[flow/config.mk]
export PLATFORM = sky130hd
export DESIGN_NAME = top
export DESIGN_NICKNAME = top
export VERILOG_FILES = /design/flow/design.v
export SDC_FILE = /design/flow/constraint.sdc
export NUM_CORES = 4
export LEC_CHECK = 0
export ABC_AREA = 0
export CAP_MARGIN = 40
export CORE_MARGIN = 3
export CORE_UTILIZATION = 23
export CTS_CLUSTER_SIZE = 33
export MAX_ROUTING_LAYER = met4
export PLACE_DENSITY_LB_ADDON = 0.12
export SETUP_SLACK_MARGIN = 0.58
export SLEW_MARGIN = 20
[flow/constraint.sdc]
create_clock -name core_clock -period 3.42 [get_ports {clk}]
set_input_delay 0.6840 -clock core_clock [delete_from_list [all_inputs] [get_ports {clk}]]
set_output_delay 0.6840 -clock core_clock [all_outputs]
set_load 0.01 [all_outputs]
[flow/design.v]
`timescale 1ns / 1ps
module top(input clk, rst_raw, up, left, right, down, 
           input [15:0]switches, output dp,a,b,c,d,e,f,g, output [3:0]anode,
           output load_done, output reg fsm_done);
    wire [7:0] A, B;     
    wire [3:0] init_ram_addr, fsm_ram_addr, ram_addr;    
    wire [1:0] rf_w_addr;
    wire rf_w_en;
    wire ram_w_en, init_ram_w_en, fsm_ram_w_en;    
    wire [1:0] reg_r_addr1, reg_r_addr2, reg_r_addr3, reg_r_addr4;
    wire [7:0] init_w_ram_data, fsm_w_ram_data, 
               w_ram_data, r_ram_data;   
    wire acc_en, acc_clear;
    wire done;
    wire [3:0] pp0, pp1;  
    wire [1:0] A1, A2, B1, B2;   
    wire [4:0] acc;  
    wire [4:0] C11, C12, C21, C22;   
    wire up_clean, left_clean, rst, right_clean, down_clean;    
    reg load_en;
    reg load_button;     
    reg start_button;    
    reg C11_button, C12_button, C21_button, C22_button;  
    reg display;     
    debouncer udb(.clk(clk), .raw(up), .clean(up_clean)); 
    debouncer ldb(.clk(clk), .raw(left), .clean(left_clean)); 
    debouncer cdb(.clk(clk), .raw(rst_raw), .clean(rst));  
    debouncer rdb(.clk(clk), .raw(right), .clean(right_clean)); 
    debouncer ddb(.clk(clk), .raw(down), .clean(down_clean)); 
    load_RAM init(.clk(clk), 
                  .rst(rst), 
                  .en(load_en), 
                  .button(load_button), 
                  .matrices(switches), 
                  .write_en(init_ram_w_en), 
                  .done(load_done), 
                  .ram_addr(init_ram_addr),
                  .w_ram_data(init_w_ram_data));   
    controller fsm(.clk(clk),
                   .rst(rst),
                   .start(start_button),
                   .acc(acc),
                   .ram_addr(fsm_ram_addr),
                   .rf_w_addr(rf_w_addr),
                   .ram_w_en(fsm_ram_w_en), 
                   .rf_w_en(rf_w_en), 
                   .w_ram_data(fsm_w_ram_data), 
                   .reg_r_addr1(reg_r_addr1), 
                   .reg_r_addr2(reg_r_addr2), 
                   .reg_r_addr3(reg_r_addr3), 
                   .reg_r_addr4(reg_r_addr4),
                   .acc_en(acc_en),
                   .acc_clear(acc_clear),
                   .done(done),
                   .C11(C11), 
                   .C12(C12), 
                   .C21(C21), 
                   .C22(C22));
    register_file rf(.clk(clk), 
                     .rst(rst), 
                     .write_en(rf_w_en), 
                     .w_addr(rf_w_addr), 
                     .r_addr1(reg_r_addr1), 
                     .r_addr2(reg_r_addr2), 
                     .r_addr3(reg_r_addr3), 
                     .r_addr4(reg_r_addr4), 
                     .w_data(r_ram_data[1:0]),  
                     .data1(A1), 
                     .data2(A2), 
                     .data3(B1), 
                     .data4(B2));               
    RAM8bit ram(.clk(clk), .rst(rst), .write_en(ram_w_en), .address(ram_addr), 
                .w_data(w_ram_data), .r_data(r_ram_data));       
    multiplier multi0(.A(A1), .B(B1), .product(pp0));
    multiplier multi1(.A(A2), .B(B2), .product(pp1));
    accumulator accum(.clk(clk), .rst(rst), .acc_en(acc_en), .clear(acc_clear), 
                      .pp0(pp0), .pp1(pp1), .acc(acc));
    display seg(.clk(clk), 
                .rst(rst),
                .display(display), 
                .C11(C11), 
                .C12(C12), 
                .C21(C21), 
                .C22(C22),
                .C11_button(C11_button), 
                .C12_button(C12_button),
                .C21_button(C21_button),
                .C22_button(C22_button),
                .dp(dp),.a(a),.b(b),.c(c),.d(d),.e(e),.f(f),.g(g), 
                .anode(anode));   
    assign ram_addr = load_en ? init_ram_addr : fsm_ram_addr;
    assign w_ram_data = load_en ? init_w_ram_data : fsm_w_ram_data;
    assign ram_w_en = load_en ? init_ram_w_en : fsm_ram_w_en;    
    always @(posedge clk) begin
        if(rst)
            fsm_done <= 0;
        else if(done)
            fsm_done <= done;
        else
            fsm_done <= fsm_done;
    end
    always @(posedge clk) begin
        if(rst) begin
            load_en <= 1;    
            load_button <= 0;    
            start_button <= 0;   
            C11_button <= 0;     
            C12_button <= 0;
            C21_button <= 0;
            C22_button <= 0;
            display <= 0;    
        end else if(load_en) begin
            if(load_done) begin  
                load_en <= 0;    
                load_button <= 0;    
            end else begin
                load_en <= 1;
                load_button <= left_clean;    
            end
        end else if(!fsm_done) begin
            load_en <= 0;   
            load_button <= 0;   
            start_button <= right_clean & load_done;   
        end else if(fsm_done) begin  
            load_en <= 0;
            load_button <= 0;
            start_button <= 0;   
            C11_button <= up_clean;  
            C12_button <= left_clean;
            C21_button <= right_clean;
            C22_button <= down_clean;
            display <= 1;    
        end
    end
endmodule
module debouncer(input raw, input clk, output reg clean);
    reg [9:0]counter;    
    always @(posedge clk) begin
        if(raw) begin
            if(!(&counter))  
                counter <= counter + 1;  
        end else begin
            if(counter != 0) 
                counter <= counter - 1;  
        end
        if(&counter)
            clean <= 1;
        else if(counter == 0)
            clean <= 0;
    end
endmodule
module load_RAM(input clk, rst, en, button, input [15:0]matrices,
                output reg write_en, done, output reg [3:0]ram_addr,
                output reg [7:0]w_ram_data);
    reg [2:0]count;  
    reg [1:0]current;
    always @(*) begin
        case(count)
            0: current = matrices[15:14];    
            1: current = matrices[13:12];
            2: current = matrices[11:10];
            3: current = matrices[9:8];
            4: current = matrices[7:6];
            5: current = matrices[5:4];
            6: current = matrices[3:2];
            7: current = matrices[1:0];  
        endcase
    end    
    always @(posedge clk) begin
        if(rst) begin
            count <= 0;
            write_en <= 0;
            done <= 0;
            ram_addr <= 0;
            w_ram_data <= 0;
        end else if(en && button) begin    
            write_en <= done ? 0 : 1;    
            if(!done) begin     
                ram_addr <= count;
                w_ram_data <= {6'b000000,current};   
                count <= count + 1;
                if(&count)
                    done <= 1;   
            end 
        end else if(done) begin   
            count <= 0;
            write_en <= 0;
            done <= 1;   
            ram_addr <= 0;
            w_ram_data <= 0;
        end 
    end
endmodule
module controller(input clk,
                  input rst,
                  input start,
                  input [4:0] acc,
                  output reg [3:0] ram_addr,
                  output reg [1:0] rf_w_addr,
                  output reg ram_w_en, rf_w_en, 
                  output reg [7:0] w_ram_data, 
                  output reg [1:0] reg_r_addr1, reg_r_addr2, reg_r_addr3, reg_r_addr4,
                  output reg acc_en,
                  output reg acc_clear,
                  output reg done,
                  output reg [4:0] C11, C12, C21, C22);
    parameter IDLE = 0; 
    parameter READ_A1 = 1;
    parameter LOAD_A1_READ_A2 = 2;
    parameter LOAD_A2_READ_B1 = 3;
    parameter LOAD_B1_READ_B2 = 4;
    parameter LOAD_B2 = 5;
    parameter MULTIPLY = 6;
    parameter ADD = 7;
    parameter WRITE = 8;
    parameter UPDATE = 9;
    parameter DONE = 10;
    reg [3:0] PS, NS;
    reg [2:0] iteration, next_it;     
    reg [2:0] A1_addr, A2_addr, B1_addr, B2_addr; 
    always @(posedge clk) begin
        if(rst) begin
            PS <= IDLE;
            iteration <= 0;
        end else begin
            PS <= NS;
            iteration <= next_it;
        end
    end
    always @(posedge clk) begin
        if(rst)
            {C11,C12,C21,C22} <= 0;
        else if(PS == WRITE) begin
            case(iteration)
                0: C11 <= acc;
                1: C12 <= acc;
                2: C21 <= acc;
                3: C22 <= acc;
            endcase
        end 
    end
    always @(*) begin
        case(PS)
            IDLE: NS = start ? READ_A1 : IDLE;    
            READ_A1: NS = LOAD_A1_READ_A2;
            LOAD_A1_READ_A2: NS = LOAD_A2_READ_B1;
            LOAD_A2_READ_B1: NS = LOAD_B1_READ_B2;
            LOAD_B1_READ_B2: NS = LOAD_B2;
            LOAD_B2: NS = MULTIPLY;
            MULTIPLY: NS = ADD;
            ADD: NS = WRITE;
            WRITE: NS = UPDATE;  
            UPDATE: NS = (iteration == 4) ? DONE : READ_A1;   
            DONE: NS = IDLE;     
            default: NS = IDLE; 
        endcase     
    end
    always @(*) begin
        case(iteration)
            0: {A1_addr,A2_addr,B1_addr,B2_addr} = {3'd0,3'd1,3'd4,3'd6};
            1: {A1_addr,A2_addr,B1_addr,B2_addr} = {3'd0,3'd1,3'd5,3'd7};
            2: {A1_addr,A2_addr,B1_addr,B2_addr} = {3'd2,3'd3,3'd4,3'd6};
            3: {A1_addr,A2_addr,B1_addr,B2_addr} = {3'd2,3'd3,3'd5,3'd7};
            default: {A1_addr,A2_addr,B1_addr,B2_addr} = {3'd2,3'd3,3'd5,3'd7};
        endcase
    end
    always @(*) begin
        case(iteration)
            0: next_it = (PS == WRITE) ? 1 : 0;
            1: next_it = (PS == WRITE) ? 2 : 1;
            2: next_it = (PS == WRITE) ? 3 : 2;
            3: next_it = (PS == WRITE) ? 4 : 3;
            default: next_it = iteration;    
        endcase
    end
    always @(*) begin
        ram_addr = 0;
        rf_w_addr = 0;
        ram_w_en = 0;
        rf_w_en = 0;
        w_ram_data = 0;
        reg_r_addr1 = 0;
        reg_r_addr2 = 1;
        reg_r_addr3 = 2;
        reg_r_addr4 = 3;
        acc_en = 0;
        acc_clear = 0;
        done = 0;
        case(PS)
            READ_A1: begin  
                rf_w_en = 1;
                ram_addr = A1_addr;
            end
            LOAD_A1_READ_A2: begin    
                rf_w_en = 1;
                rf_w_addr = 0;
                ram_addr = A2_addr;
            end
            LOAD_A2_READ_B1: begin
                rf_w_en = 1;
                rf_w_addr = 1;   
                ram_addr = B1_addr;
            end
            LOAD_B1_READ_B2: begin
                rf_w_en = 1;
                rf_w_addr = 2;
                ram_addr = B2_addr;
            end
            LOAD_B2: begin
                rf_w_en = 1;
                rf_w_addr = 3;
                ram_addr = B2_addr;
            end
            MULTIPLY: begin
                rf_w_addr = 3;
                ram_addr = B2_addr;
            end
            ADD: begin
                acc_en = 1;
                rf_w_addr = 3;
                ram_addr = B2_addr;
            end
            WRITE: begin
                rf_w_addr = 3;
                ram_w_en = 1;
                w_ram_data = {3'b000, acc};    
                ram_addr = {2'b10, iteration[1:0]};    
            end   
            UPDATE: begin
                rf_w_addr = 3;
                done = (iteration == 4) ? 1 : 0;     
                acc_clear = 1;   
            end
            DONE: begin
                rf_w_addr = 3;
                acc_clear = 1;
                done = 1;
            end
            default: ;
        endcase
    end
endmodule
module register_file(clk, rst, write_en, w_addr, r_addr1, r_addr2, r_addr3, 
                     r_addr4, w_data, data1, data2, data3, data4);
    parameter DATA_W = 2;     
    parameter ADDR_CNT = 4;     
    parameter ADDR_W = $clog2(ADDR_CNT);    
    input clk, rst, write_en;
    input [ADDR_W-1:0]r_addr1, r_addr2, r_addr3, r_addr4, w_addr;
    input [DATA_W-1:0]w_data;
    output reg [DATA_W-1:0]data1, data2, data3, data4;
    reg[DATA_W-1:0] mem[0:ADDR_CNT-1];  
    integer i;
    always @(posedge clk) begin
        if(rst) begin
            for(i=0; i<ADDR_CNT; i=i+1) begin
                mem[i] <= 0; 
            end
        end else begin
            if(write_en)
                mem[w_addr] <= w_data;
        end
    end
    always @(*) begin
        data1 = mem[r_addr1];
        data2 = mem[r_addr2];
        data3 = mem[r_addr3];
        data4 = mem[r_addr4];
    end
endmodule
module RAM8bit(clk, rst, write_en, address, w_data, r_data);
    parameter DATA_W = 8;    
    parameter ADDR_CNT = 12;    
    parameter ADDR_W = $clog2(ADDR_CNT);  
    input clk,rst,write_en;
    input [ADDR_W-1:0]address;
    input [DATA_W-1:0]w_data;
    output reg [DATA_W-1:0]r_data;
    reg[DATA_W-1:0] mem[0:ADDR_CNT-1];  
    integer i;
    always @(posedge clk) begin     
        if(rst) begin
            for(i=0; i<ADDR_CNT; i=i+1) 
                mem[i] <= 0;
        end else begin
            if(write_en)
                mem[address] <= w_data;
            else
                r_data <= mem[address];   
        end
    end
endmodule
module multiplier(input [1:0] A, B, output [3:0] product);
    assign product = A * B;
endmodule
module accumulator(input clk, rst, acc_en, clear, input [3:0] pp0, pp1, 
                   output reg [4:0] acc);
    always @(posedge clk) begin
        if(rst || clear)
            acc <= 0;    
        else if(acc_en)
            acc <= pp0 + pp1;  
        else
            acc <= acc;
    end
endmodule
module display(input clk, 
               input rst, 
               input display,
               input [4:0]C11, 
               input [4:0]C12, 
               input [4:0]C21, 
               input [4:0]C22, 
               input C11_button,
               input C12_button,
               input C21_button,
               input C22_button,
               output dp,a,b,c,d,e,f,g, 
               output [3:0]anode);
    wire [4:0] Cij;  
    wire [7:0] bcd_Cij;  
    wire conv_en;   
    wire conv_done;
    wire [3:0] value;   
    display_controller ctrl(.clk(clk),
                            .rst(rst),
                            .display(display),
                            .conv_done(conv_done),
                            .C11(C11),
                            .C12(C12),
                            .C21(C21),
                            .C22(C22),
                            .C11_button(C11_button),
                            .C12_button(C12_button),
                            .C21_button(C21_button),
                            .C22_button(C22_button),
                            .Cij(Cij),
                            .conv_en(conv_en));
    BCDconv converter(.clk(clk), .rst(rst), .en(conv_en), .bin_in({7'b0000000,Cij}), 
                      .bcd_out(bcd_Cij), .done(conv_done));
    anodeGen gen(.clk(clk), .rst(rst), .bcd_in({11'd0, bcd_Cij}), 
                 .anode(anode), .val(value));
    segConv seg(.num(value), .dp(dp),.a(a),.b(b),.c(c),.d(d),.e(e),.f(f),.g(g));
endmodule
module display_controller(input clk,
                          input rst,
                          input display,
                          input conv_done,
                          input [4:0]C11,
                          input [4:0]C12,
                          input [4:0]C21,
                          input [4:0]C22,
                          input C11_button,
                          input C12_button,
                          input C21_button,
                          input C22_button,
                          output reg [4:0]Cij,
                          output reg conv_en);
    parameter IDLE = 0;
    parameter READ = 1;
    parameter CONVERT = 2;
    parameter DISPLAY = 3;
    parameter DONE = 4;
    reg [2:0]PS, NS;
    always @(posedge clk) begin
        if(rst)
            PS <= IDLE;
        else
            PS <= NS;
    end
    always @(*) begin
        case(PS)
            IDLE: NS = display ? READ : IDLE;    
            READ: NS = CONVERT;
            CONVERT: NS = conv_done ? DISPLAY : CONVERT;  
            DISPLAY: NS = (|{C11_button,C12_button,C21_button,C22_button}) 
                           ? READ : DISPLAY;    
            default: NS = IDLE;
        endcase
    end
    always @(*) conv_en = (PS == CONVERT) ? 1 : 0;   
    always @(posedge clk) begin
        if(rst)
            Cij <= 0;
        else begin
            if(PS == READ) begin
                if(C11_button)
                    Cij <= C11;
                else if(C12_button)
                    Cij <= C12;
                else if(C21_button)
                    Cij <= C21;
                else if(C22_button)
                    Cij <= C22;
            end
        end
    end
endmodule
module BCDconv(input clk, en, rst, input [11:0]bin_in, 
               output reg [15:0]bcd_out, output reg done);
    parameter IDLE = 2'b00;
    parameter ADD = 2'b01;
    parameter SHIFT = 2'b10;
    parameter DONE = 2'b11;
    reg [27:0]shift_reg;    
    reg [3:0]shift_idx;     
    reg [1:0]state;        
    always @(posedge clk) begin
        if(rst) begin   
            done <= 0;
            bcd_out <= 0;
            shift_reg <= 0;
            shift_idx <= 0;
            state <= IDLE;
        end else begin
            case(state)
                IDLE: begin
                    done <= 0;
                    if(en) begin
                        shift_idx <= 0;
                        shift_reg <= {16'b0, bin_in};    
                        state <= SHIFT;
                    end
                end
                ADD: begin
                    if(shift_reg[27:24] > 4)
                        shift_reg[27:24] <= shift_reg[27:24] + 3;
                    if(shift_reg[23:20] > 4)
                        shift_reg[23:20] <= shift_reg[23:20] + 3;
                    if(shift_reg[19:16] > 4)
                        shift_reg[19:16] <= shift_reg[19:16] + 3;
                    if(shift_reg[15:12] > 4)
                        shift_reg[15:12] <= shift_reg[15:12] + 3;
                    state <= SHIFT;
                end
                SHIFT: begin  
                    shift_reg <= shift_reg << 1;   
                    shift_idx <= shift_idx + 1;    
                    if(shift_idx == 11)
                        state <= DONE;
                    else
                        state <= ADD;
                end
                DONE: begin
                    bcd_out <= shift_reg[27:12];     
                    done <= 1;
                    state <= IDLE;    
                end
            endcase
        end
    end
endmodule
module anodeGen(input clk, rst, input [15:0]bcd_in, 
                output reg [3:0]anode, output reg [3:0] val);
    reg [9:0] count; 
    always @(posedge clk) begin
        if(rst) begin
            anode <= 4'b1110; 
            val <= 0;
            count <= 0;
        end else begin
            count <= count + 1;
            if(count == 1023) begin    
                anode <= {anode[0],anode[3:1]};	 
                count <= 0;   
            end
            case(anode)
                4'b1110: val <= bcd_in[3:0];
                4'b1101: val <= bcd_in[7:4];
                4'b1011: val <= bcd_in[11:8];
                4'b0111: val <= bcd_in[15:12];
            endcase
        end
    end
endmodule
module segConv(input [3:0]num, output reg dp,a,b,c,d,e,f,g);
    always @(*) begin
        dp = 1'b1;    
        case(num)    
            4'b0000: {a,b,c,d,e,f,g} = 7'b0000001;
            4'b0001: {a,b,c,d,e,f,g} = 7'b1001111;
            4'b0010: {a,b,c,d,e,f,g} = 7'b0010010;
            4'b0011: {a,b,c,d,e,f,g} = 7'b0000110;
            4'b0100: {a,b,c,d,e,f,g} = 7'b1001100;
            4'b0101: {a,b,c,d,e,f,g} = 7'b0100100;
            4'b0110: {a,b,c,d,e,f,g} = 7'b0100000;
            4'b0111: {a,b,c,d,e,f,g} = 7'b0001111;
            4'b1000: {a,b,c,d,e,f,g} = 7'b0000000;
            4'b1001: {a,b,c,d,e,f,g} = 7'b0001100;
            default: {a,b,c,d,e,f,g} = 7'b1111111;
        endcase
    end
endmodule
[flow/run.sh]
#!/bin/bash
# the make line also repeats each setting of config.mk as NAME=value (left out here)
make -C /OpenROAD-flow-scripts/flow DESIGN_CONFIG=/design/flow/config.mk WORK_HOME=/design/flow/orfs CLKGATE_MAP_FILE= finish
==> impl_results.rst, run 1 <==
Run summary
-----------

.. list-table::
   :header-rows: 1

   * - Metric
     - Value
   * - Top cell family by delay on the critical path
     - AND-OR/OR-AND gates
   * - Most instantiated cells after synthesis
     - nor2_1, dfxtp_1, edfxtp_1, a21oi_1
   * - Via count of the first global-routing pass
     - 8,607
   * - Highest achievable clock rate
     - 374 MHz
   * - First element of the critical path
     - fsm.PS[10]
   * - RePlAce Congestion
     - 0.740
   * - Status
     - finished clean
   * - Sequential share of the synthesized area
     - 0.469
   * - Flop-to-flop setup slack
     - 0.75 ns
   * - Worst Setup Path Type
     - reg2reg
   * - Main combinational cell family by area after synthesis
     - simple AND/OR/NAND/NOR gates
   * - Proportion of netlist area held by the largest area contributor
     - 0.238
   * - Die width
     - 231 µm
   * - Leakage
     - 5.36 nW
   * - Cell Rows
     - 81
   * - Share of the clock period used by the worst path after layout
     - 0.782
   * - Post-Synth Simple-Gate Area
     - 0.166
   * - Multiplexer share
     - 0.0626
   * - HP Start
     - seg.ctrl.PS[0]
   * - Routed wire per std cell
     - 14.2 µm
   * - Signal arrival time at the worst endpoint
     - 2.91 ns
   * - Net count entering floorplan
     - 1,272
   * - Total of endpoints with negative setup slack in the final report
     - 0
   * - Comb pwr
     - 0.00536 W
   * - Pins over their slew limit
     - 0
   * - Number of iterations in the first detailed-routing pass
     - 4
   * - Overflow left after global routing
     - 0
   * - Final number of hold-violating endpoints
     - 0
   * - Stage delay of the slowest cell on the critical path
     - 0.55 ns
   * - Post-CTS Setup Repair Bufs
     - 0
   * - Critical Path Sink
     - ram.mem[14][0]
   * - Total Negative Setup Slacks
     - 0 ns
   * - Internal power contribution
     - 0.00826 W
   * - Count of input and output buffers
     - 34
   * - Total wirelength of the detailed-routed design
     - 27,000 µm
   * - Layout Skew
     - 0.0204 ns
   * - Starting DRT DRC Count
     - 420
   * - Tally of nets with antenna violations remaining after routing
     - 0
   * - Average instance area after synthesis
     - 9.87 µm²
   * - Actual slew at the worst max-slew pin
     - 0.642 ns
   * - Tally of max-capacitance violations
     - 0
   * - CORE AREA
     - 49,400 µm²
   * - Count of instantiated cells in the yosys netlist
     - 1,177
   * - Peak supply drop
     - 0.405 mV
   * - Area share of and-or/or-and cells after synthesis
     - 0.141
   * - Combined area of all synthesized cells
     - 11,600 µm²
   * - Post-synth tally of flip-flops with integrated enable
     - 92
   * - Worst R2R Path Depth
     - 5
   * - Tally of unique sky130hd cells used after synthesis
     - 74
   * - Wire length of the first global-routing pass
     - 44,800 µm
   * - Type of element capturing the critical path
     - flop
   * - Inst Count DP
     - 1,849
   * - Critical Path Slowest Stage Cell
     - a41o_1
   * - CTS tree
     - yes
   * - Sequential-cell power consumption
     - 0.00512 W
   * - Critical path, cell by cell
     - o31ai_1 > a41o_1 > o21ai_1 > buf_4 > nor3_1
   * - End of the worst hold path
     - seg.ctrl.PS[0]
   * - Cell with the most instances after synthesis
     - nor2_1
   * - Global routing usage summed across all routing layers
     - 0.105
   * - Via/cell ratio
     - 4.46
   * - Final critical delay including setup and external delays
     - 2.67 ns
   * - DRC violations left
     - 0
   * - Synth flops
     - 226
   * - Power, Total
     - 0.0134 W
   * - Leading cell types by total area after synthesis
     - edfxtp_1, dfxtp_1, ha_1, nor2_1, mux2i_1
   * - Largest net degree at the start of global routing
     - 44
   * - Endpoint of the worst register-to-register path
     - ram.mem[14][0]
   * - Layout filler cell count
     - 5,213
   * - Worst setup SP type
     - flop
   * - Top Consumer
     - combinational logic
   * - Area of the multi-input gates
     - 5760 µm²
   * - Clock latency of the later-clocked register in the worst-skew pair
     - 0.57 ns
   * - Prevailing post-synth register cell
     - dfxtp_1
   * - Largest buffer count on any clock path
     - 3
   * - Power in the clock group
     - 0.00292 W
   * - Psw
     - 0.00514 W
   * - Yosys-reported design area after synthesis
     - 11,600 µm²
   * - Cell area power density
     - 978 nW/µm²
   * - Clock H-tree levels
     - 1
   * - Slew HR
     - 0.571
   * - IO Count
     - 36
   * - Post-synthesis cell type with the largest combined area
     - edfxtp_1
   * - Non-filler instance count after layout
     - 1,904
   * - Crit path buf inv count
     - 1
   * - Antenna diode count
     - 0
   * - Tightest Hold Check Type
     - reg2reg
   * - Proportion of power drawn by the clock network
     - 0.218
   * - Number of buffers created by CTS
     - 29
   * - CTS Sinks
     - 226
   * - Synth Area in XOR/XNOR
     - 0.0407
   * - Area of the chip
     - 53,200 µm²
   * - Switching part of the total power
     - 0.384
   * - Data required, critical path
     - 3.66 ns
   * - Initial core utilization
     - 0.235
   * - Depth of the critical timing path with buffers and inverters included
     - 5
   * - Vertical extent of the die
     - 231 µm
   * - Async S/R FF share, synth
     - 0
   * - Yosys warnings
     - 13
   * - Arithmetic-cell share of the synthesized area counting full adders, half adders and majority gates
     - 0.0838
   * - Hold depth
     - 1
   * - Flop area
     - 5450 µm²
   * - Worst flop-to-flop path startpoint
     - fsm.PS[10]
   * - Area added between synthesis and finish
     - 18.0%
   * - Portion of total power attributed to combinational logic
     - 0.400
   * - Root buf cell
     - clkbuf_16
   * - Detailed Place HPWL
     - 19,000 µm
   * - Setup repair after global routing missed its margin
     - true
   * - Sequential share of power
     - 0.382
   * - OpenROAD warning count
     - 39
   * - Number of nets in the final layout
     - 1,312
   * - Clock Pin Slew Worst Setup and Hold Paths
     - 0.06 ns
   * - Number of antenna violations at the first check in global routing
     - 0
   * - Max FO, Critical Path
     - 11
   * - Number of vias in the routed layout
     - 8,498
   * - Cell count after synthesis
     - 1,177
-- final cells by class --
type,instances,area share
Sequential cell,226,0.398
Multi-Input combinational cell,844,0.420
Timing Repair Buffer,59,0.0391
Clock inverter,13,0.00722
Clock buffer,41,0.0593
Tap cell,664,0.0606
Inverter,57,0.0156
-- per-layer routing --
layer	vias to the layer above	global-route usage	part of all wire
met5	-	-	0
met4	0	0.0252	0.022
met3	37	0.0185	0.027
met2	64	0.170	0.46
met1	4043	0.136	0.49
li1	4354	-	-
-- through the flow --
step	setup slack, ns	utilization	instance area (µm²)	hold WS, ns
2_1_floorplan	0.790	-	11600	0.426
3_3_place_gp	0.0923	0.258	12700	0.439
3_5_place_dp	0.0453	0.258	12800	0.444
4_1_cts	0.617	0.277	13700	0.457
5_1_grt	0.547	0.278	13700	0.467
6_report	0.747	0.278	13700	0.451
-- what timing repair did --
item                       CTS  global route
gates resized                0             7
hold buffers                 0             0
setup endpoints to repair    0            12
==> run 2, diff against run 1 <==
ABC_AREA = 1   (was 0)
CAP_MARGIN = 20   (was 40)
CORE_ASPECT_RATIO = 0.69   (was unset)
CORE_MARGIN = 2   (was 3)
CORE_UTILIZATION = 72   (was 23)
CTS_CLUSTER_DIAMETER = 311   (was unset)
CTS_CLUSTER_SIZE = 10   (was 33)
HOLD_SLACK_MARGIN = 0.3   (was unset)
MAX_ROUTING_LAYER = unset   (was met4)
PLACE_DENSITY_LB_ADDON = 0.0   (was 0.12)
SETUP_SLACK_MARGIN = 0.57   (was 0.58)
TNS_END_PERCENT = 15   (was unset)
clock period = 1.94 ns   (was 3.42 ns; I/O delays follow)
==> run 2 against run 1 <==
The flow now stops in 4_1_cts. Die area decreased by 68%. Area after synthesis fell by 2.2%. Synthesized cell count up 16%.
==> impl_results.rst, run 2 <==
Physical design figures
=======================

.. list-table::
   :header-rows: 1

   * - Metric
     - Value
   * - Yosys-reported design area after synthesis
     - 11,400 µm² (-2.2%)
   * - Initial core utilization
     - 0.730 (+0.495)
   * - Average instance area after synthesis
     - 8.34 µm² (-15%)
   * - Cell count after synthesis
     - 1,361 (+16%)
   * - Last stage
     - 4_1_cts
   * - Cell with the most instances after synthesis
     - nand2_1
   * - Cell Rows
     - 38 (-53%)
   * - Detailed Place HPWL
     - 19,100 µm (+0.64%)
   * - Arithmetic-cell share of the synthesized area counting full adders, half adders and majority gates
     - 0.0858 (+0.00192)
   * - Net count entering floorplan
     - 1,456 (+14%)
   * - Yosys warnings
     - 13 (unchanged)
   * - Error that ended the run
     - [ERROR DPL-0038] Utilization greater than 100%, impossible to legalize
   * - Status
     - aborted with a tool error
   * - Main combinational cell family by area after synthesis
     - simple AND/OR/NAND/NOR gates
   * - Prevailing post-synth register cell
     - dfxtp_1
   * - IO Count
     - 36 (unchanged)
   * - RePlAce Congestion
     - 0.911 (+23%)
   * - Sequential share of the synthesized area
     - 0.480 (+0.0108)
   * - Combined area of all synthesized cells
     - 11,400 µm² (-2.2%)
   * - Post-synthesis cell type with the largest combined area
     - edfxtp_1
   * - Area of the chip
     - 16,800 µm² (-68%)
   * - Leading cell types by total area after synthesis
     - edfxtp_1, dfxtp_1, nand2_1, ha_1, nor2_1
   * - Area share of and-or/or-and cells after synthesis
     - 0.116 (-0.0247)
   * - Post-synth tally of flip-flops with integrated enable
     - 92 (unchanged)
   * - Tally of unique sky130hd cells used after synthesis
     - 47 (-36%)
   * - Most instantiated cells after synthesis
     - nand2_1, nor2_1, dfxtp_1, inv_1, a21oi_1
   * - Die width
     - 155 µm (-33%)
   * - Count of instantiated cells in the yosys netlist
     - 1,361 (+16%)
   * - Post-Synth Simple-Gate Area
     - 0.222 (+0.0562)
   * - Synth Area in XOR/XNOR
     - 0.0386 (-0.00215)
   * - Multiplexer share
     - 0 (-0.0626)
   * - CORE AREA
     - 15,500 µm² (-68%)
   * - Proportion of netlist area held by the largest area contributor
     - 0.243 (+0.00546)
   * - Post-placement setup slack
     - -0.533 ns (-0.578 ns)
   * - Synth flops
     - 226 (unchanged)
   * - Async S/R FF share, synth
     - 0 (unchanged)
   * - Vertical extent of the die
     - 108 µm (-53%)
   * - Count of input and output buffers
     - 34 (unchanged)
[run 2: stage by stage]
stage | area (µm²) | cells
after global placement | 13100 | 1674
after floorplan | 11800 | 1361
after detailed placement | 13100 | 1674
==> run 3, diff against run 2 <==
CAP_MARGIN = 35   (was 20)
CORE_ASPECT_RATIO = unset   (was 0.69)
CTS_CLUSTER_DIAMETER = 224   (was 311)
CTS_CLUSTER_SIZE = 14   (was 10)
GPL_ROUTABILITY_DRIVEN = 0   (was unset)
HOLD_SLACK_MARGIN = 0.29   (was 0.3)
MIN_ROUTING_LAYER = met1   (was unset)
PLACE_DENSITY_LB_ADDON = 0.16   (was 0.0)
SETUP_SLACK_MARGIN = 0.3   (was 0.57)
SLEW_MARGIN = 40   (was 20)
TNS_END_PERCENT = 65   (was 15)
clock period = 2.38 ns   (was 1.94 ns; I/O delays follow)
==> run 3 against run 2 <==
The run now finishes clean. Synthesized cell count unchanged. Area after synthesis did not move. Die area hardly changed.
==> impl_results.rst, run 3 <==
Run summary
-----------

.. list-table::
   :header-rows: 1

   * - Metric
     - Value
   * - Tightest Hold Check Type
     - reg2reg
   * - Setup repair after global routing missed its margin
     - true
   * - Die width
     - 130 µm (-16%)
   * - Cell count after synthesis
     - 1,361 (unchanged)
   * - Proportion of power drawn by the clock network
     - 0.154
   * - Fin worst setup slack
     - 0.157 ns
   * - Tally of unique sky130hd cells used after synthesis
     - 47 (unchanged)
   * - Cell area power density
     - 1480 nW/µm²
   * - Net count entering floorplan
     - 1,456 (unchanged)
   * - Pins over their slew limit
     - 0
   * - Flop area
     - 5460 µm²
   * - Area of the multi-input gates
     - 5370 µm²
   * - Post-synth tally of flip-flops with integrated enable
     - 92 (unchanged)
   * - Tally of nets with antenna violations remaining after routing
     - 0
   * - Prevailing post-synth register cell
     - dfxtp_1
   * - Depth of the critical timing path with buffers and inverters included
     - 7
   * - Max FO, Critical Path
     - 2
   * - Met1 track demand over resource
     - 0.373
   * - Arithmetic-cell share of the synthesized area counting full adders, half adders and majority gates
     - 0.0858 (unchanged)
   * - Highest achievable clock rate
     - 450 MHz
   * - Clock latency of the later-clocked register in the worst-skew pair
     - 0.49 ns
   * - Cell with the most instances after synthesis
     - nand2_1
   * - Largest buffer count on any clock path
     - 3
   * - Total of endpoints with negative setup slack in the final report
     - 0
   * - Final critical delay including setup and external delays
     - 2.22 ns
   * - Routed wire per std cell
     - 15.2 µm
   * - Data required, critical path
     - 2.81 ns
   * - Root buf cell
     - clkbuf_16
   * - Number of nets in the final layout
     - 1,552
   * - Global-route track usage on met2
     - 0.541
   * - Post-synthesis cell type with the largest combined area
     - edfxtp_1
   * - Detailed Place HPWL
     - 17,400 µm (-9.3%)
   * - Wire length of the first global-routing pass
     - 41,700 µm
   * - Sequential share of power
     - 0.371
   * - End of the worst hold path
     - fsm.PS[10]
   * - Yosys warnings
     - 13 (unchanged)
   * - Peak supply drop
     - 0.855 mV
   * - Initial core utilization
     - 0.741 (+0.0111)
   * - Final number of hold-violating endpoints
     - 0
   * - Average instance area after synthesis
     - 8.34 µm² (unchanged)
   * - Post-detailed-placement cell area
     - 12,300 µm² (-6.5%)
   * - Leakage
     - 5.81 nW
   * - Combined area of all synthesized cells
     - 11,400 µm² (unchanged)
   * - Synth Area in XOR/XNOR
     - 0.0386 (unchanged)
   * - Area added between synthesis and finish
     - 14.9%
   * - IO Count
     - 36 (unchanged)
   * - Number of vias in the routed layout
     - 9,779
   * - Final core occ
     - 0.852
   * - Overflow left after global routing
     - 0
   * - Async S/R FF share, synth
     - 0 (unchanged)
   * - Top cell family by delay on the critical path
     - adder cells
   * - HP Start
     - fsm.PS[5]
   * - Sequential share of the synthesized area
     - 0.480 (unchanged)
   * - Largest net degree at the start of global routing
     - 50
   * - Yosys-reported design area after synthesis
     - 11,400 µm² (unchanged)
   * - Main combinational cell family by area after synthesis
     - simple AND/OR/NAND/NOR gates
   * - Share of the clock period used by the worst path after layout
     - 0.934
   * - Hold Worst Slack
     - 0.441 ns
   * - Switching part of the total power
     - 0.417
   * - Post-placement setup slack
     - -0.175 ns (+0.358 ns)
   * - Top Consumer
     - combinational logic
   * - Antenna diode count
     - 0
   * - Area of the chip
     - 16,800 µm² (about the same)
   * - Synth flops
     - 226 (unchanged)
   * - CTS Sinks
     - 226
   * - Type of element capturing the critical path
     - flop
   * - Portion of total power attributed to combinational logic
     - 0.474
   * - Post-Synth Simple-Gate Area
     - 0.222 (unchanged)
   * - Most used routing layer
     - met2
   * - Number of iterations in the first detailed-routing pass
     - 5
   * - OpenROAD warning count
     - 41
   * - Psw
     - 0.00807 W
   * - Non-Filler Cell Area, Final
     - 13,000 µm²
   * - Layout Skew
     - 0.0134 ns
   * - Worst flop-to-flop path startpoint
     - rf.mem[1][0]
   * - Leading cell types by total area after synthesis
     - edfxtp_1, dfxtp_1, nand2_1, ha_1, nor2_1
   * - Number of buffers created by CTS
     - 20
   * - Via/cell ratio
     - 5.83
   * - Most instantiated cells after synthesis
     - nand2_1, nor2_1, dfxtp_1, inv_1, a21oi_1
   * - Met3 GRT Util
     - 0.0417
   * - First element of the critical path
     - rf.mem[1][0]
   * - Critical path, cell by cell
     - nand2_2 > fa_2 > fa_1 > inv_2 > fa_2 > nand2_1 > a21oi_1
   * - Global routing usage summed across all routing layers
     - 0.300
   * - Hold depth
     - 2
   * - Crit path buf inv count
     - 1
   * - Endpoint of the worst register-to-register path
     - accum.acc[2]
   * - Total wirelength of the detailed-routed design
     - 25,500 µm
   * - Stage delay of the slowest cell on the critical path
     - 0.55 ns
   * - Total Negative Setup Slacks
     - 0 ns
   * - Tally of max-capacitance violations
     - 0
   * - Count of input and output buffers
     - 34 (unchanged)
   * - Signal arrival time at the worst endpoint
     - 2.65 ns
   * - CTS tree
     - yes
   * - Multiplexer share
     - 0 (unchanged)
   * - Worst setup SP type
     - flop
   * - Flop-to-flop setup slack
     - 0.16 ns
   * - Area share of and-or/or-and cells after synthesis
     - 0.116 (unchanged)
   * - Actual slew at the worst max-slew pin
     - 0.776 ns
   * - Cell Rows
     - 45 (+18%)
   * - Comb pwr
     - 0.00917 W
   * - Starting DRT DRC Count
     - 825
   * - Vertical extent of the die
     - 130 µm (+20%)
   * - Most frequent cell on the critical path
     - fa_2
   * - Critical Path Slowest Stage Cell
     - fa_2
   * - Critical Path Sink
     - accum.acc[2]
   * - Slew HR
     - 0.483
   * - CORE AREA
     - 15,300 µm² (-1.5%)
   * - Number of antenna violations at the first check in global routing
     - 0
   * - Proportion of netlist area held by the largest area contributor
     - 0.243 (unchanged)
   * - Worst Setup Path Type
     - reg2reg
   * - DRC violations left
     - 0
   * - Layout filler cell count
     - 851
   * - Clock H-tree levels
     - 1
   * - Status
     - finished clean
   * - Power in the clock group
     - 0.00299 W
   * - Sequential-cell power consumption
     - 0.00718 W
   * - Worst R2R Path Depth
     - 7
   * - Clock Pin Slew Worst Setup and Hold Paths
     - 0.07 ns
   * - Internal power contribution
     - 0.0113 W
   * - Via count of the first global-routing pass
     - 9,344
   * - Count of instantiated cells in the yosys netlist
     - 1,361 (unchanged)
[run 3: what timing repair did]
| item | CTS | global route |
|---|---|---|
| pin swaps | 3 | 7 |
| setup endpoints to repair | 32 | 67 |
| resized | 10 | 27 |
| setup buffers | 2 | 6 |
| hold buffers | 0 | 0 |
[run 3: area by class of cell]
| type | instances | area share |
|---|---|---|
| Multi-Input combinational cell | 968 | 0.412 |
| Clock buffer | 31 | 0.0432 |
| Sequential cell | 226 | 0.418 |
| Timing Repair Buffer | 103 | 0.0658 |
| Tap cell | 211 | 0.0202 |
| Clock inverter | 1 | 0.00125 |
| Inverter | 138 | 0.0397 |
[run 3: layer usage]
layer,part of all wire,routed length [µm]
met4,0.022,555
met5,0,0
met2,0.51,13100
met3,0.055,1410
met1,0.41,10400
[run 3: through the flow]
step	cells	total power (W)
global route	1678	0.0208
finish	1678	0.0193
CTS	1672	0.0189
global placement	1638	0.0152
floorplan	1361	0.0131
detailed placement	1638	0.0158
==> run 4, diff against run 3 <==
CAP_MARGIN = 25   (was 35)
CORE_ASPECT_RATIO = 1.42   (was unset)
CORE_UTILIZATION = 50   (was 72)
CTS_CLUSTER_DIAMETER = 221   (was 224)
CTS_CLUSTER_SIZE = unset   (was 14)
GPL_TIMING_DRIVEN = 0   (was unset)
HOLD_SLACK_MARGIN = 0.15   (was 0.29)
MAX_ROUTING_LAYER = met4   (was unset)
MIN_ROUTING_LAYER = met2   (was met1)
SETUP_SLACK_MARGIN = 1.44   (was 0.3)
SLEW_MARGIN = 30   (was 40)
TNS_END_PERCENT = unset   (was 65)
clock period = 7.52 ns   (was 2.38 ns; I/O delays follow)
==> run 4 against run 3 <==
Sequential cell count stayed put. Highest routed layer unchanged. Cell count is 3.5% higher. Routed wire length is 1.9% lower. Largest cell class unchanged. Register-to-register slack better by 4.7 ns. Count of clock-buffer cells in the layout is 2 higher. Die area is 43% higher. Synthesized cell count stayed put. Clock power is 61% lower. Critical path depth is 1 higher.
==> impl_results.rst, run 4 <==
Run summary
-----------

.. list-table::
   :header-rows: 1

   * - Metric
     - Value
   * - Status
     - finished clean
   * - Hold depth
     - 2 (unchanged)
   * - Slew HR
     - 0.445 (-0.0379)
   * - Starting DRT DRC Count
     - 2,353 (+190%)
   * - Global routing usage summed across all routing layers
     - 0.324 (+0.0242)
   * - Yosys-reported design area after synthesis
     - 11,400 µm² (unchanged)
   * - Max FO, Critical Path
     - 10 (+8)
   * - Number of buffers added to fix hold violations after cts
     - 0 (unchanged)
   * - Top Consumer
     - combinational logic
   * - Prevailing post-synth register cell
     - dfxtp_1
   * - Root buf cell
     - clkbuf_16
   * - Critical Path Sink
     - ddb.counter[7]
   * - Cell count after synthesis
     - 1,361 (unchanged)
   * - Count of input and output buffers
     - 34 (unchanged)
   * - Tightest Hold Check Type
     - reg2reg
   * - IO Count
     - 36 (unchanged)
   * - Most instantiated cells after synthesis
     - nand2_1, nor2_1, dfxtp_1, inv_1, a21oi_1
   * - Power in the clock group
     - 0.00116 W (-61%)
   * - Worst flop-to-flop path startpoint
     - cdb.clean
   * - Total Negative Setup Slacks
     - 0 ns (unchanged)
   * - Multiplexer share
     - 0 (unchanged)
   * - Count of instantiated cells in the yosys netlist
     - 1,361 (unchanged)
   * - Count of instances resized after the clock tree is built
     - 0 (-10)
   * - Combined area of all synthesized cells
     - 11,400 µm² (unchanged)
   * - Stage delay of the slowest cell on the critical path
     - 0.55 ns (about the same)
   * - Post-Synth Simple-Gate Area
     - 0.222 (unchanged)
   * - Inst Count DP
     - 1,696 (+3.5%)
   * - Clock H-tree levels
     - 1 (unchanged)
   * - End of the worst hold path
     - fsm.PS[10]
   * - Largest buffer count on any clock path
     - 3 (unchanged)
   * - Yosys warnings
     - 13 (unchanged)
   * - Data required, critical path
     - 7.78 ns (+4.97 ns)
   * - Area share of and-or/or-and cells after synthesis
     - 0.116 (unchanged)
   * - Wire length of the first global-routing pass
     - 41,000 µm (-1.8%)
   * - Power, Total
     - 0.00603 W (-69%)
   * - Worst setup SP type
     - input pin
   * - Comb pwr
     - 0.00262 W (-71%)
   * - Endpoint of the worst register-to-register path
     - rf.mem[1][1]
   * - Area of the chip
     - 23,900 µm² (+43%)
   * - Sequential share of the synthesized area
     - 0.480 (unchanged)
   * - Synth Area in XOR/XNOR
     - 0.0386 (unchanged)
   * - Initial core utilization
     - 0.509 (-0.232)
   * - Average instance area after synthesis
     - 8.34 µm² (unchanged)
   * - Post-synth tally of flip-flops with integrated enable
     - 92 (unchanged)
   * - First element of the critical path
     - down
   * - Antenna diode count
     - 0 (unchanged)
   * - Net count entering floorplan
     - 1,456 (unchanged)
   * - Proportion of power drawn by the clock network
     - 0.193 (+0.039)
   * - Area added between synthesis and finish
     - 13.0%
   * - Highest achievable clock rate
     - 304 MHz
   * - Crit path buf inv count
     - 3 (+2)
   * - Flop-to-flop setup slack
     - 4.81 ns (+4.65 ns)
   * - OpenROAD warning count
     - 38 (-7.3%)
   * - Leading cell types by total area after synthesis
     - edfxtp_1, dfxtp_1, nand2_1, ha_1, nor2_1
   * - Hold Worst Slack
     - 0.426 ns (-0.0152 ns)
   * - Final number of hold-violating endpoints
     - 0 (unchanged)
   * - Die width
     - 130 µm (+0.68%)
   * - Cell with the most instances after synthesis
     - nand2_1
   * - Synth flops
     - 226 (unchanged)
   * - Most frequent cell on the critical path
     - inv_1
   * - Arithmetic-cell share of the synthesized area counting full adders, half adders and majority gates
     - 0.0858 (unchanged)
   * - Pins over their slew limit
     - 0 (unchanged)
   * - Number of buffers created by CTS
     - 23 (+15%)
   * - Signal arrival time at the worst endpoint
     - 3.55 ns (+0.90 ns)
   * - Number of iterations in the first detailed-routing pass
     - 6 (+1)
   * - CTS Sinks
     - 226 (unchanged)
   * - Clock Pin Slew Worst Setup and Hold Paths
     - 0.07 ns (about the same)
   * - Via/cell ratio
     - 7.32 (+26%)
   * - Switching part of the total power
     - 0.415 (-0.00186)
   * - Proportion of netlist area held by the largest area contributor
     - 0.243 (unchanged)
   * - Tally of nets with antenna violations remaining after routing
     - 0 (unchanged)
   * - Number of nets in the final layout
     - 1,515 (-2.4%)
   * - Critical Path Slowest Stage Cell
     - clkdlybuf4s50_1
   * - Actual slew at the worst max-slew pin
     - 0.833 ns (+0.0569 ns)
   * - Via count of the first global-routing pass
     - 12,700 (+36%)
   * - Overflow left after global routing
     - 0 (unchanged)
   * - HP Start
     - fsm.PS[5]
   * - Critical path, cell by cell
     - clkdlybuf4s50_1 > inv_1 > ha_1 > inv_1 > nor3_1 > a21oi_1 > o21ai_0 > xor2_1
   * - Total wirelength of the detailed-routed design
     - 25,000 µm (-1.9%)
   * - Depth of the critical timing path with buffers and inverters included
     - 8 (+1)
   * - Tally of max-capacitance violations
     - 0 (unchanged)
   * - Async S/R FF share, synth
     - 0 (unchanged)
   * - Setup repair after global routing missed its margin
     - false
   * - Post-synthesis cell type with the largest combined area
     - edfxtp_1
   * - Detailed Place HPWL
     - 18,000 µm (+4.0%)
   * - Worst R2R Path Depth
     - 5 (-2)
   * - CORE AREA
     - 22,300 µm² (+46%)
   * - Sequential-cell power consumption
     - 0.00225 W (-69%)
   * - Share of the clock period used by the worst path after layout
     - 0.437 (-0.497)
   * - Main combinational cell family by area after synthesis
     - simple AND/OR/NAND/NOR gates
   * - Number of antenna violations at the first check in global routing
     - 0 (unchanged)
   * - Number of vias in the routed layout
     - 12,700 (+30%)
   * - Leakage
     - 5.64 nW (-2.9%)
   * - Psw
     - 0.00251 W (-69%)
   * - Top cell family by delay on the critical path
     - buffers and inverters
   * - Routed wire per std cell
     - 14.4 µm (-5.2%)
   * - Layout Skew
     - 0.0117 ns (-0.00167 ns)
   * - Cell Rows
     - 65 (+44%)
   * - Layout filler cell count
     - 2,116 (+150%)
   * - Worst Setup Path Type
     - in2reg
   * - CTS tree
     - yes
   * - Cell area power density
     - 470 nW/µm² (-68%)
   * - Portion of total power attributed to combinational logic
     - 0.434 (-0.040)
   * - Peak supply drop
     - 0.225 mV (-74%)
   * - DRC violations left
     - 0 (unchanged)
   * - Type of element capturing the critical path
     - flop
   * - Non-filler instance count after layout
     - 1,736 (+3.5%)
   * - Total of endpoints with negative setup slack in the final report
     - 0 (unchanged)
   * - Vertical extent of the die
     - 184 µm (+42%)
   * - Clock latency of the later-clocked register in the worst-skew pair
     - 0.52 ns (+0.03 ns)
   * - Post-CTS Setup Repair Bufs
     - 0 (-2)
   * - Internal power contribution
     - 0.00352 W (-69%)
   * - Tally of unique sky130hd cells used after synthesis
     - 47 (unchanged)
   * - Final critical delay including setup and external delays
     - 3.29 ns
   * - Final core occ
     - 0.576 (-0.276)
   * - Largest net degree at the start of global routing
     - 15 (-70%)
   * - Sequential share of power
     - 0.373 (+0.002)
run 4: cell type report:
class | count | area [µm²] | area share
Sequential cell | 226 | 5450 | 0.424
Multi-Input combinational cell | 968 | 5250 | 0.409
Clock buffer | 33 | 719 | 0.0561
Inverter | 138 | 518 | 0.0404
Tap cell | 301 | 377 | 0.0294
Timing Repair Buffer | 34 | 340 | 0.0265
Buffer | 29 | 135 | 0.0105
Clock inverter | 7 | 42.5 | 0.00332
run 4: through the flow:
step           worst slack, ns  cell area [µm²]
4_1_cts                   4.27            12800
3_5_place_dp              3.73            12100
3_3_place_gp              3.74            12100
5_1_grt                   4.06            12800
2_1_floorplan             4.53            11400
6_report                  4.23            12800
run 4: routing by layer:
metal | wire (µm) | part of all wire | GRT usage | vias to the layer above
li1 | - | - | - | 4660
met1 | 0 | 0 | - | 4682
met2 | 14400 | 0.57 | 0.423 | 3048
met3 | 8710 | 0.35 | 0.371 | 309
met4 | 1930 | 0.077 | 0.0553 | 0
met5 | 0 | 0 | - | -
==> run 5, diff against run 4 <==
ABC_AREA = unset   (was 1)
CAP_MARGIN = 20   (was 25)
CORE_ASPECT_RATIO = unset   (was 1.42)
CORE_UTILIZATION = 72   (was 50)
CTS_CLUSTER_DIAMETER = unset   (was 221)
CTS_CLUSTER_SIZE = 13   (was unset)
GPL_ROUTABILITY_DRIVEN = unset   (was 0)
GPL_TIMING_DRIVEN = unset   (was 0)
HOLD_SLACK_MARGIN = unset   (was 0.15)
MAX_ROUTING_LAYER = unset   (was met4)
MIN_ROUTING_LAYER = unset   (was met2)
PLACE_DENSITY_LB_ADDON = unset   (was 0.16)
SETUP_SLACK_MARGIN = -0.64   (was 1.44)
SLEW_MARGIN = 20   (was 30)
clock period = 6.6 ns   (was 7.52 ns; I/O delays follow)
==> run 5 against run 4 <==
Hold slack improved by 0.046 ns. Critical path depth rose by 1. Design area barely moved. Routed wire length fell by 5.5%. Global-route usage fell by 4.7 points. Combinational power rose by 3%. Still clean. Register-to-register slack got worse by 1.2 ns. Clock skew fell by 0.00097 ns. First-iteration DRC count fell by 70%. Largest power group is now registers. Clock power rose by 18%. Utilization rose by 23 points.
==> impl_results.rst, run 5 <==
Run summary
-----------

.. list-table::
   :header-rows: 1

   * - Metric
     - Value
   * - Status
     - finished clean
   * - Vertical extent of the die
     - 131 µm (-29%)
   * - Overflow left after global routing
     - 0 (unchanged)
   * - Tally of nets with antenna violations remaining after routing
     - 0 (unchanged)
   * - Global routing usage summed across all routing layers
     - 0.277 (-0.0474)
   * - Type of element capturing the critical path
     - flop
   * - Hold Worst Slack
     - 0.472 ns (+0.0464 ns)
   * - Sequential share of the synthesized area
     - 0.469 (-0.0108)
   * - Hold depth
     - 2 (unchanged)
   * - DRC violations left
     - 0 (unchanged)
   * - Total Negative Setup Slacks
     - 0 ns (unchanged)
   * - Net count entering floorplan
     - 1,272 (-13%)
   * - Cell count after synthesis
     - 1,177 (-14%)
   * - Via count of the first global-routing pass
     - 8,238 (-35%)
   * - Slew HR
     - 0.219 (-0.226)
   * - Tightest Hold Check Type
     - reg2reg
   * - Total wirelength of the detailed-routed design
     - 23,700 µm (-5.5%)
   * - OpenROAD warning count
     - 40 (+5.3%)
   * - Proportion of netlist area held by the largest area contributor
     - 0.238 (-0.00546)
   * - Critical Path Slowest Stage Cell
     - clkdlybuf4s50_1
   * - Layout Skew
     - 0.0107 ns (-0.000972 ns)
   * - Total of endpoints with negative setup slack in the final report
     - 0 (unchanged)
   * - Clock Pin Slew Worst Setup and Hold Paths
     - 0.06 ns (about the same)
   * - Combined area of all synthesized cells
     - 11,600 µm² (+2.3%)
   * - Post-Synth Simple-Gate Area
     - 0.166 (-0.0562)
   * - End of the worst hold path
     - init.w_ram_data[0]
   * - Critical path, cell by cell
     - clkdlybuf4s50_1 > inv_1 > ha_1 > a21o_1 > a21oi_1 > o21bai_1 > a2111oi_0 > or3_1 > o211ai_1
   * - Worst flop-to-flop path startpoint
     - load_en
   * - Starting DRT DRC Count
     - 707 (-70%)
   * - Worst Setup Path Type
     - in2reg
   * - Final critical delay including setup and external delays
     - 3.57 ns
   * - Antenna diode count
     - 0 (unchanged)
   * - Initial core utilization
     - 0.734 (+0.224)
   * - Count of instantiated cells in the yosys netlist
     - 1,177 (-14%)
   * - Pins over their slew limit
     - 0 (unchanged)
   * - Count of input and output buffers
     - 34 (unchanged)
   * - Multiplexer share
     - 0.0626 (+0.0626)
   * - Root buf cell
     - clkbuf_16
   * - Clock latency of the later-clocked register in the worst-skew pair
     - 0.51 ns (about the same)
   * - Area share of and-or/or-and cells after synthesis
     - 0.141 (+0.0247)
   * - Post-synth tally of flip-flops with integrated enable
     - 92 (unchanged)
   * - CORE AREA
     - 15,800 µm² (-29%)
   * - Crit path buf inv count
     - 2 (-1)
   * - Die width
     - 131 µm (+0.42%)
   * - Via/cell ratio
     - 6.14 (-16%)
   * - Routed wire per std cell
     - 16.6 µm (+15%)
   * - Non-Filler Cell Area, Final
     - 12,800 µm² (about the same)
   * - Post-detailed-placement cell area
     - 12,000 µm² (-0.41%)
   * - Clock H-tree levels
     - 1 (unchanged)
   * - Tally of max-capacitance violations
     - 0 (unchanged)
   * - Area of the chip
     - 17,200 µm² (-28%)
   * - Post-CTS Setup Repair Bufs
     - 0 (unchanged)
   * - Power, Total
     - 0.00677 W (+12%)
   * - Power in the clock group
     - 0.00137 W (+18%)
   * - Largest buffer count on any clock path
     - 3 (unchanged)
   * - Switching part of the total power
     - 0.384 (-0.0318)
   * - Stage delay of the slowest cell on the critical path
     - 0.55 ns (about the same)
   * - Yosys-reported design area after synthesis
     - 11,600 µm² (+2.3%)
   * - Data required, critical path
     - 6.84 ns (-0.94 ns)
   * - Synth Area in XOR/XNOR
     - 0.0407 (+0.00215)
   * - Flop-to-flop setup slack
     - 3.57 ns (-1.24 ns)
   * - Internal power contribution
     - 0.00417 W (+18%)
   * - Portion of total power attributed to combinational logic
     - 0.397 (-0.037)
   * - Cell area power density
     - 528 nW/µm² (+12%)
   * - Number of buffers added to fix hold violations after cts
     - 0 (unchanged)
   * - Psw
     - 0.00260 W (+3.7%)
   * - First element of the critical path
     - down
   * - Setup repair after global routing missed its margin
     - false
   * - Actual slew at the worst max-slew pin
     - 1.16 ns (+0.326 ns)
   * - Max FO, Critical Path
     - 9 (-1)
   * - RePlAce Congestion
     - 0.844
   * - Yosys warnings
     - 13 (unchanged)
   * - Number of vias in the routed layout
     - 8,729 (-31%)
   * - Largest net degree at the start of global routing
     - 73 (+58)
   * - Count of instances resized after the clock tree is built
     - 0 (unchanged)
   * - Highest achievable clock rate
     - 280 MHz
   * - Number of buffers created by CTS
     - 24 (+4.3%)
   * - Average instance area after synthesis
     - 9.87 µm² (+18%)
   * - Leading cell types by total area after synthesis
     - edfxtp_1, dfxtp_1, ha_1, nor2_1, mux2i_1
   * - Number of antenna violations at the first check in global routing
     - 0 (unchanged)
   * - Share of the clock period used by the worst path after layout
     - 0.541 (+0.104)
   * - Worst R2R Path Depth
     - 4 (-1)
   * - Main combinational cell family by area after synthesis
     - simple AND/OR/NAND/NOR gates
   * - Area added between synthesis and finish
     - 10.4%
   * - Tally of unique sky130hd cells used after synthesis
     - 74 (+57%)
   * - Critical Path Sink
     - ddb.counter[9]
   * - Number of nets in the final layout
     - 1,283 (-15%)
   * - Prevailing post-synth register cell
     - dfxtp_1
   * - CTS tree
     - yes
   * - HP Start
     - init.w_ram_data[0]
   * - Leakage
     - 5.20 nW (-7.8%)
   * - Wire length of the first global-routing pass
     - 38,900 µm (-5.1%)
   * - Peak supply drop
     - 0.352 mV (+56%)
   * - Cell with the most instances after synthesis
     - nor2_1
   * - Most instantiated cells after synthesis
     - nor2_1, dfxtp_1, edfxtp_1, a21oi_1
   * - CTS Sinks
     - 226 (unchanged)
   * - Sequential-cell power consumption
     - 0.00271 W (+20%)
   * - Number of iterations in the first detailed-routing pass
     - 6 (unchanged)
   * - Final number of hold-violating endpoints
     - 0 (unchanged)
   * - Cell Rows
     - 46 (-29%)
   * - Async S/R FF share, synth
     - 0 (unchanged)
   * - Depth of the critical timing path with buffers and inverters included
     - 9 (+1)
   * - Arithmetic-cell share of the synthesized area counting full adders, half adders and majority gates
     - 0.0838 (-0.00192)
   * - Signal arrival time at the worst endpoint
     - 3.81 ns (+0.26 ns)
   * - Post-synthesis cell type with the largest combined area
     - edfxtp_1
   * - Synth flops
     - 226 (unchanged)
   * - Top Consumer
     - registers
   * - Proportion of power drawn by the clock network
     - 0.202 (+0.009)
   * - IO Count
     - 36 (unchanged)
   * - Top cell family by delay on the critical path
     - AND-OR/OR-AND gates
   * - Sequential share of power
     - 0.401 (+0.028)
   * - Comb pwr
     - 0.00269 W (+3%)
   * - Worst setup SP type
     - input pin
   * - Endpoint of the worst register-to-register path
     - ram.mem[1][1]
   * - Detailed Place HPWL
     - 16,000 µm (-12%)
-- run 5: routing by layer --
layer,share of wire,track usage,wire length [µm]
met3,0.044,0.0362,1040
met1,0.45,0.376,10700
met4,0.019,0.0738,450
met2,0.49,0.472,11500
met5,0,0,0
-- run 5: final cells by class --
class / instances / area, µm²
repair buffers: 35 / 348
fillers: 1003 / 3010
well taps: 216 / 270
inverters: 57 / 214
clock inverters: 13 / 136
clock buffers: 31 / 668
flip-flops and latches: 226 / 5450
multi-input cells: 844 / 5740
-- run 5: per-stage QoR --
step	cells	worst slack, ns	util
after detailed placement	1378	2.57	0.759
after global placement	1378	2.67	0.759
final	1422	3.03	0.810
after global routing	1422	2.80	0.810
after floorplan	1177	3.33	-
after CTS	1422	3.05	0.810
==> run 6, diff against run 5 <==
CORE_UTILIZATION = 50   (was 72)
CTS_CLUSTER_DIAMETER = 224   (was unset)
CTS_CLUSTER_SIZE = unset   (was 13)
GPL_ROUTABILITY_DRIVEN = 0   (was unset)
MIN_ROUTING_LAYER = met1   (was unset)
PLACE_DENSITY_LB_ADDON = 0.16   (was unset)
SETUP_SLACK_MARGIN = 1.44   (was -0.64)
SLEW_MARGIN = 40   (was 20)
clock period = 7.52 ns   (was 6.6 ns; I/O delays follow)
==> run 6 against run 5 <==
Still clean. Worst setup slack gained 0.76 ns. Global-route usage decreased by 8.7 points. First-iteration DRC count is 38% lower. Routed wire length is 4.8% lower. Design area grew 1.0%. Count of clock-buffer cells in the layout up 8. Non-clock buffer count up 1. Hold slack worse by 0.017 ns. Clock power fell by about 10%. Via count down 2.6%. Critical path type unchanged. Largest cell class unchanged.
==> impl_results.rst, run 6 <==
Run summary
-----------

.. list-table::
   :header-rows: 1

   * - Metric
     - Value
   * - Synth Area in XOR/XNOR
     - 0.0407 (unchanged)
   * - Initial core utilization
     - 0.511 (-0.222)
   * - First element of the critical path
     - down
   * - OpenROAD warning count
     - 38 (-5.0%)
   * - Antenna diode count
     - 0 (unchanged)
   * - Post-synthesis cell type with the largest combined area
     - edfxtp_1
   * - Slew HR
     - 0.481 (+0.262)
   * - Power, Total
     - 0.00587 W (-13%)
   * - Psw
     - 0.00222 W (-15%)
   * - Sequential share of the synthesized area
     - 0.469 (unchanged)
   * - Highest Signal Layer
     - met4
   * - Depth of the critical timing path with buffers and inverters included
     - 9 (unchanged)
   * - Cell area power density
     - 453 nW/µm² (-14%)
   * - Data required, critical path
     - 7.76 ns (+0.92 ns)
   * - Overflow left after global routing
     - 0 (unchanged)
   * - Worst R2R Path Depth
     - 4 (unchanged)
   * - CTS Sinks
     - 226 (unchanged)
   * - Post-CTS Setup Repair Bufs
     - 0 (unchanged)
   * - Actual slew at the worst max-slew pin
     - 0.777 ns (-0.382 ns)
   * - Layout Skew
     - 0.00946 ns (-0.00127 ns)
   * - Share of the clock period used by the worst path after layout
     - 0.496 (-0.0450)
   * - Met3 WL post-DR
     - 759 µm (-27%)
   * - Layout filler cell count
     - 1,987 (+98%)
   * - Vertical extent of the die
     - 156 µm (+19%)
   * - Via count of the first global-routing pass
     - 8,106 (-1.6%)
   * - Pins over their slew limit
     - 0 (unchanged)
   * - Type of element capturing the critical path
     - flop
   * - Async S/R FF share, synth
     - 0 (unchanged)
   * - Synth flops
     - 226 (unchanged)
   * - Final number of hold-violating endpoints
     - 0 (unchanged)
   * - Detailed Place HPWL
     - 15,600 µm (-2.5%)
   * - Non-Filler Cell Area, Final
     - 13,000 µm² (+1.0%)
   * - Area added between synthesis and finish
     - 11.6%
   * - Clock Pin Slew Worst Setup and Hold Paths
     - 0.06 ns (about the same)
   * - Largest net degree at the start of global routing
     - 69 (-5.5%)
   * - Routed wire per std cell
     - 15.1 µm (-9.5%)
   * - Sequential-cell power consumption
     - 0.00237 W (-13%)
   * - IO Count
     - 36 (unchanged)
   * - Critical path, cell by cell
     - clkdlybuf4s50_1 > inv_1 > ha_1 > a21o_1 > a21oi_1 > o21bai_1 > a2111oi_0 > or3_1 > o211ai_1
   * - Flop-to-flop setup slack
     - 4.51 ns (+0.94 ns)
   * - Clock H-tree levels
     - 1 (unchanged)
   * - Portion of total power attributed to combinational logic
     - 0.392 (-0.005)
   * - Clock latency of the later-clocked register in the worst-skew pair
     - 0.52 ns (about the same)
   * - Highest achievable clock rate
     - 268 MHz
   * - Total Negative Setup Slacks
     - 0 ns (unchanged)
   * - Worst flop-to-flop path startpoint
     - load_en
   * - Status
     - finished clean
   * - Count of instances resized after the clock tree is built
     - 0 (unchanged)
   * - Average instance area after synthesis
     - 9.87 µm² (unchanged)
   * - Worst setup SP type
     - input pin
   * - Tightest Hold Check Type
     - reg2reg
   * - Cell count after synthesis
     - 1,177 (unchanged)
   * - Final critical delay including setup and external delays
     - 3.73 ns
   * - Endpoint of the worst register-to-register path
     - ram.mem[1][1]
   * - Number of buffers added to fix hold violations after cts
     - 0 (unchanged)
   * - Tally of nets with antenna violations remaining after routing
     - 0 (unchanged)
   * - Leading cell types by total area after synthesis
     - edfxtp_1, dfxtp_1, ha_1, nor2_1, mux2i_1
   * - Number of vias in the routed layout
     - 8,499 (-2.6%)
   * - Multiplexer share
     - 0.0626 (unchanged)
   * - Critical Path Sink
     - ddb.counter[9]
   * - Root buf cell
     - clkbuf_16
   * - Peak supply drop
     - 0.197 mV (-44%)
   * - Crit path buf inv count
     - 2 (unchanged)
   * - Global routing usage summed across all routing layers
     - 0.190 (-0.0870)
   * - Worst Setup Path Type
     - in2reg
   * - Main combinational cell family by area after synthesis
     - simple AND/OR/NAND/NOR gates
   * - Tally of unique sky130hd cells used after synthesis
     - 74 (unchanged)
   * - Max FO, Critical Path
     - 9 (unchanged)
   * - Proportion of netlist area held by the largest area contributor
     - 0.238 (unchanged)
   * - Most instantiated cells after synthesis
     - nor2_1, dfxtp_1, edfxtp_1, a21oi_1
   * - Internal power contribution
     - 0.00365 W (-12%)
   * - CORE AREA
     - 22,700 µm² (+43%)
   * - Hold depth
     - 2 (unchanged)
   * - Wire length of the first global-routing pass
     - 38,900 µm (unchanged)
   * - Comb pwr
     - 0.00230 W (-14%)
   * - Detailed-route wire length on metal 1
     - 11,300 µm (+5.7%)
   * - Post-synth tally of flip-flops with integrated enable
     - 92 (unchanged)
   * - CTS tree
     - yes
   * - Post-Synth Simple-Gate Area
     - 0.166 (unchanged)
   * - Via/cell ratio
     - 5.68 (-7.5%)
   * - Signal arrival time at the worst endpoint
     - 3.97 ns (+0.16 ns)
   * - Cell with the most instances after synthesis
     - nor2_1
   * - Switching part of the total power
     - 0.378 (-0.00614)
   * - Starting DRT DRC Count
     - 437 (-38%)
   * - DRC violations left
     - 0 (unchanged)
   * - Cell Rows
     - 55 (+20%)
   * - HP Start
     - display
   * - Post-detailed-placement cell area
     - 12,100 µm² (+0.97%)
   * - Total of endpoints with negative setup slack in the final report
     - 0 (unchanged)
   * - Number of antenna violations at the first check in global routing
     - 0 (unchanged)
   * - Count of instantiated cells in the yosys netlist
     - 1,177 (unchanged)
   * - Top cell family by delay on the critical path
     - AND-OR/OR-AND gates
   * - Top Consumer
     - registers
   * - Arithmetic-cell share of the synthesized area counting full adders, half adders and majority gates
     - 0.0838 (unchanged)
   * - Leakage
     - 5.22 nW (+0.28%)
   * - Combined area of all synthesized cells
     - 11,600 µm² (unchanged)
   * - Critical Path Slowest Stage Cell
     - a2111oi_0
   * - Count of input and output buffers
     - 34 (unchanged)
   * - Power in the clock group
     - 0.00120 W (-10%)
   * - Die width
     - 156 µm (+19%)
   * - Yosys-reported design area after synthesis
     - 11,600 µm² (unchanged)
   * - Proportion of power drawn by the clock network
     - 0.205 (+0.003)
   * - Number of buffers created by CTS
     - 26 (+8.3%)
   * - Number of iterations in the first detailed-routing pass
     - 6 (unchanged)
   * - Sequential share of power
     - 0.403 (+0.002)
   * - Setup repair after global routing missed its margin
     - false
   * - Stage delay of the slowest cell on the critical path
     - 0.55 ns (about the same)
   * - Area share of and-or/or-and cells after synthesis
     - 0.141 (unchanged)
   * - Prevailing post-synth register cell
     - dfxtp_1
   * - Total wirelength of the detailed-routed design
     - 22,500 µm (-4.8%)
   * - Largest buffer count on any clock path
     - 3 (unchanged)
   * - End of the worst hold path
     - seg.ctrl.PS[2]
   * - Area of the chip
     - 24,500 µm² (+43%)
   * - Net count entering floorplan
     - 1,272 (unchanged)
   * - WL met2
     - 10,100 µm (-13%)
   * - Number of nets in the final layout
     - 1,286 (+0.23%)
   * - Hold Worst Slack
     - 0.455 ns (-0.0171 ns)
   * - Yosys warnings
     - 13 (unchanged)
   * - Tally of max-capacitance violations
     - 0 (unchanged)
[run 6: metal layers]
layer | up-vias | GRT usage
met4 | 0 | 0.0446
met5 | - | 0
li1 | 4314 | -
met3 | 30 | 0.0277
met2 | 123 | 0.303
met1 | 4032 | 0.274
[run 6: layout make-up]
class                      instances  area [µm²]  area share
timing repair buffer              36         355      0.0274
tap                              285         357      0.0275
clock inverter                     9        67.6     0.00522
sequential                       226        5450       0.421
clock buffer                      39         751      0.0579
inverter                          57         214      0.0165
multi-input combinational        844        5760       0.445
[run 6: metrics by stage]
stage                     setup slack, ns  instances  utilization
final                                3.79       1496        0.570
after global routing                 3.50       1496        0.570
after CTS                            3.79       1496        0.570
after detailed placement             3.24       1448        0.534
after global placement               3.35       1448        0.533
after floorplan                      4.07       1177            -
Power is estimated from default activity; no workload was simulated.
